==> inputs of 03-16 <==
// usb_top_level
module usb_top_level(
    input logic clk,
    input logic n_rst,
    input logic hsel,
    input logic [3:0] haddr,
    input logic [1:0] htrans,
    input logic  [1:0] hsize,
    input logic hwrite,
    input logic [31:0] hwdata,
    output logic [31:0] hrdata,
    output logic hresp,
    output logic hready,
    output logic d_mode,
    input logic d_plus_in,
    input logic d_minus_in,
    output logic d_plus_out,
    output logic d_minus_out,
    output logic [6:0] buffer_occupancy,
    output logic get_rx_data,
    output logic [3:0] tx_packet,
    output logic tx_transfer_active
);
clock: 3.98 ns
lec_check: 0
abc_area: 1
cap_margin: 40
core_aspect_ratio: 1.22
core_margin: 2
core_utilization: 72
cts_cluster_diameter: 248
cts_cluster_size: 73
gpl_routability_driven: 1
gpl_timing_driven: 1
place_density: 0.88
setup_slack_margin: 1.11
slew_margin: 10
run.sh (not shown) runs the stock make flow with config.mk's settings and CLKGATE_MAP_FILE=.
==> 11-09 (differences from 03-16) <==
ABC_AREA = unset   (was 1)
CAP_MARGIN = 20   (was 40)
CORE_ASPECT_RATIO = unset   (was 1.22)
CORE_UTILIZATION = 53   (was 72)
CTS_CLUSTER_DIAMETER = unset   (was 248)
CTS_CLUSTER_SIZE = unset   (was 73)
GPL_ROUTABILITY_DRIVEN = unset   (was 1)
GPL_TIMING_DRIVEN = unset   (was 1)
PLACE_DENSITY = unset   (was 0.88)
SETUP_SLACK_MARGIN = unset   (was 1.11)
SLEW_MARGIN = 20   (was 10)
==> flow/constraint.sdc (replaced) <==
create_clock -name core_clock -period 6.66 [get_ports {clk}]
set_input_delay 1.3320 -clock core_clock [delete_from_list [all_inputs] [get_ports {clk}]]
set_output_delay 1.3320 -clock core_clock [all_outputs]
set_load 0.01 [all_outputs]
==> 01-24 (differences from 03-16) <==
ABC_AREA = 0   (was 1)
CORE_UTILIZATION = 34   (was 72)
CTS_CLUSTER_DIAMETER = unset   (was 248)
CTS_CLUSTER_SIZE = 72   (was 73)
GPL_TIMING_DRIVEN = 0   (was 1)
SETUP_SLACK_MARGIN = 0.2   (was 1.11)
SLEW_MARGIN = 30   (was 10)
==> flow/constraint.sdc (replaced) <==
create_clock -name core_clock -period 8.44 [get_ports {clk}]
set_input_delay 1.6880 -clock core_clock [delete_from_list [all_inputs] [get_ports {clk}]]
set_output_delay 1.6880 -clock core_clock [all_outputs]
set_load 0.01 [all_outputs]
==> comparison <==
01-24 finished clean. 03-16 stopped in 5_1_grt. 11-09 completed without violations.
In 01-24 the clock-buffer cell count is lower than in 11-09, by 14.
Of 11-09 and 01-24, 11-09 has the higher sequential power (gap 30%, measured against 01-24).
Final cell count: 01-24 is higher than 11-09 (16%).
Of 01-24 and 11-09, 01-24 has the higher die size (gap about 55%, measured against 11-09).
Non-clock buffer count: 01-24 is higher than 11-09 (369).
Core utilization: 01-24 is lower than 11-09 (20 points).
Against 11-09, the clock power of 01-24 is smaller by 14%.
Against 11-09, the setup slack of 01-24 is higher by 1000 ps.
==> figures <==
|  | 11-09 | 03-16 | 01-24 |
|---|---|---|---|
| Result of the run | no timing/DRC/antenna violations | aborted with a tool error | no timing/DRC/antenna violations |
| Failing step | - | 5_1_grt | - |
| Clock network power | 5.08 mW | - | 4.38 mW |
| Post-CTS resize count | 0 | 202 | 0 |
| Total cells reported by yosys after synthesis | 4650 | 5540 | 4650 |
| Clock tree skew after final layout | 50.2 ps | - | 53.2 ps |
| Final nets | 4650 | - | 5019 |
| Fillcell total | 6708 | - | 12000 |
| Cell area after layout | 0.0456 mm2 | - | 0.0481 mm2 |
| Sequential fraction of the synthesis area | 49.8% | 47.8% | 49.8% |
| Post-CTS Setup Inserts | 0 | 47 | 0 |
| P_int | 9.81 mW | - | 8.01 mW |
| Path type of the worst setup path | reg2out | - | reg2out |
| Area taken by flip-flops and latches | 0.0203 mm2 | - | 0.0203 mm2 |
| Number of nets with antenna violations after routing | 0 | - | 0 |
| Starting density of the core | 53.6% | 72.6% | 34.2% |
| Combinational-cell power consumption | 3.80 mW | - | 3.48 mW |
| Worst endpoint data arrival time | 4640 ps | - | 5040 ps |

==> run Z: inputs <==
Starting RTL as in the previous note.
## usb_top_level
module usb_top_level(
    input logic clk,
    input logic n_rst,
    input logic hsel,
    input logic [3:0] haddr,
    input logic [1:0] htrans,
    input logic  [1:0] hsize,
    input logic hwrite,
    input logic [31:0] hwdata,
    output logic [31:0] hrdata,
    output logic hresp,
    output logic hready,
    output logic d_mode,
    input logic d_plus_in,
    input logic d_minus_in,
    output logic d_plus_out,
    output logic d_minus_out,
    output logic [6:0] buffer_occupancy,
    output logic get_rx_data,
    output logic [3:0] tx_packet,
    output logic tx_transfer_active
);
clock: 8.44 ns
lec_check: 0
abc_area: 0
cap_margin: 30
cell_pad_in_sites_detail_placement: 0
cell_pad_in_sites_global_placement: 3
core_aspect_ratio: 0.66
core_margin: 2
core_utilization: 34
cts_cluster_size: 59
gpl_routability_driven: 1
gpl_timing_driven: 0
max_routing_layer: met5
min_routing_layer: met2
place_density: 0.51
setup_slack_margin: -0.49
slew_margin: 25
tns_end_percent: 30
==> run K: changes against run Z <==
ABC_AREA = default   (was 0)
CAP_MARGIN = 20   (was 30)
CELL_PAD_IN_SITES_DETAIL_PLACEMENT = default   (was 0)
CELL_PAD_IN_SITES_GLOBAL_PLACEMENT = default   (was 3)
CORE_ASPECT_RATIO = default   (was 0.66)
CORE_UTILIZATION = 57   (was 34)
CTS_CLUSTER_SIZE = default   (was 59)
GPL_ROUTABILITY_DRIVEN = default   (was 1)
GPL_TIMING_DRIVEN = default   (was 0)
MAX_ROUTING_LAYER = default   (was met5)
MIN_ROUTING_LAYER = default   (was met2)
PLACE_DENSITY = default   (was 0.51)
SETUP_SLACK_MARGIN = default   (was -0.49)
SLEW_MARGIN = 20   (was 25)
TNS_END_PERCENT = default   (was 30)
==> flow/constraint.sdc (replaced) <==
create_clock -name core_clock -period 4.52 [get_ports {clk}]
set_input_delay 0.9040 -clock core_clock [delete_from_list [all_inputs] [get_ports {clk}]]
set_output_delay 0.9040 -clock core_clock [all_outputs]
set_load 0.01 [all_outputs]
==> run E: changes against run Z <==
ABC_AREA = default   (was 0)
CAP_MARGIN = 20   (was 30)
CELL_PAD_IN_SITES_DETAIL_PLACEMENT = default   (was 0)
CELL_PAD_IN_SITES_GLOBAL_PLACEMENT = default   (was 3)
CORE_ASPECT_RATIO = default   (was 0.66)
CORE_UTILIZATION = 45   (was 34)
CTS_CLUSTER_SIZE = default   (was 59)
GPL_ROUTABILITY_DRIVEN = default   (was 1)
GPL_TIMING_DRIVEN = default   (was 0)
MAX_ROUTING_LAYER = default   (was met5)
MIN_ROUTING_LAYER = default   (was met2)
PLACE_DENSITY = default   (was 0.51)
SETUP_SLACK_MARGIN = default   (was -0.49)
SLEW_MARGIN = 20   (was 25)
TNS_END_PERCENT = default   (was 30)
==> flow/constraint.sdc (replaced) <==
create_clock -name core_clock -period 10.0 [get_ports {clk}]
set_input_delay 2.0000 -clock core_clock [delete_from_list [all_inputs] [get_ports {clk}]]
set_output_delay 2.0000 -clock core_clock [all_outputs]
set_load 0.01 [all_outputs]
==> insert_results.sql <==
-- implementation run metrics
INSERT INTO impl_metrics (metric_group, metric, value, unit) VALUES
('placement', 'dp_hpwl', '103', 'mm'),
('die', 'number_of_rows_created_at_floorplan', '110', ''),
('global_route', 'grt_residual_overflow', '0', ''),
('global_route', 'grt_util_met1', '0.498', ''),
('global_route', 'globalRouteMet2Util', '0.483', ''),
('die', 'die_width', '305', 'µm'),
('global_route', 'grt_use_met3', '0.0777', ''),
('status', 'outcome', 'finished clean', ''),
('global_route', 'groute.usage.overall', '0.339', '');
the above is filed under run E

==> insert_results.sql <==
-- metrics for the results database
INSERT INTO impl_metrics (metric_group, metric, value, unit) VALUES
('global_route', 'grt_util_met1', '0', ''),
('status', 'outcome', 'stopped before the end', ''),
('global_route', 'groute.usage.overall', '0.813', ''),
('status', 'error_line', '[ERROR GRT-0116] Global routing finished with congestion. Check the congestion regions in the DRC Viewer.', ''),
('global_route', 'grt_residual_overflow', '2850', ''),
('status', 'failed_stage', 'global routing (5_1_grt)', ''),
('global_route', 'globalRouteMet2Util', '0.797', ''),
('die', 'die_width', '430', 'µm');
the above is filed under run Z

==> insert_results.sql <==
-- implementation run metrics
INSERT INTO impl_metrics (metric_group, metric, value, unit) VALUES
('status', 'outcome', 'finished clean', ''),
('global_route', 'groute.usage.overall', '0.435', ''),
('global_route', 'grt_use_met3', '0.106', ''),
('power', 'top_power_group', 'registers', ''),
('die', 'number_of_rows_created_at_floorplan', '97', ''),
('global_route', 'grt_util_met1', '0.559', ''),
('die', 'die_width', '271', 'µm'),
('placement', 'dp_hpwl', '111', 'mm'),
('global_route', 'grt_residual_overflow', '0', '');
the above is filed under run K

Power figures rest on the tool's default switching activity, not on a simulated workload.
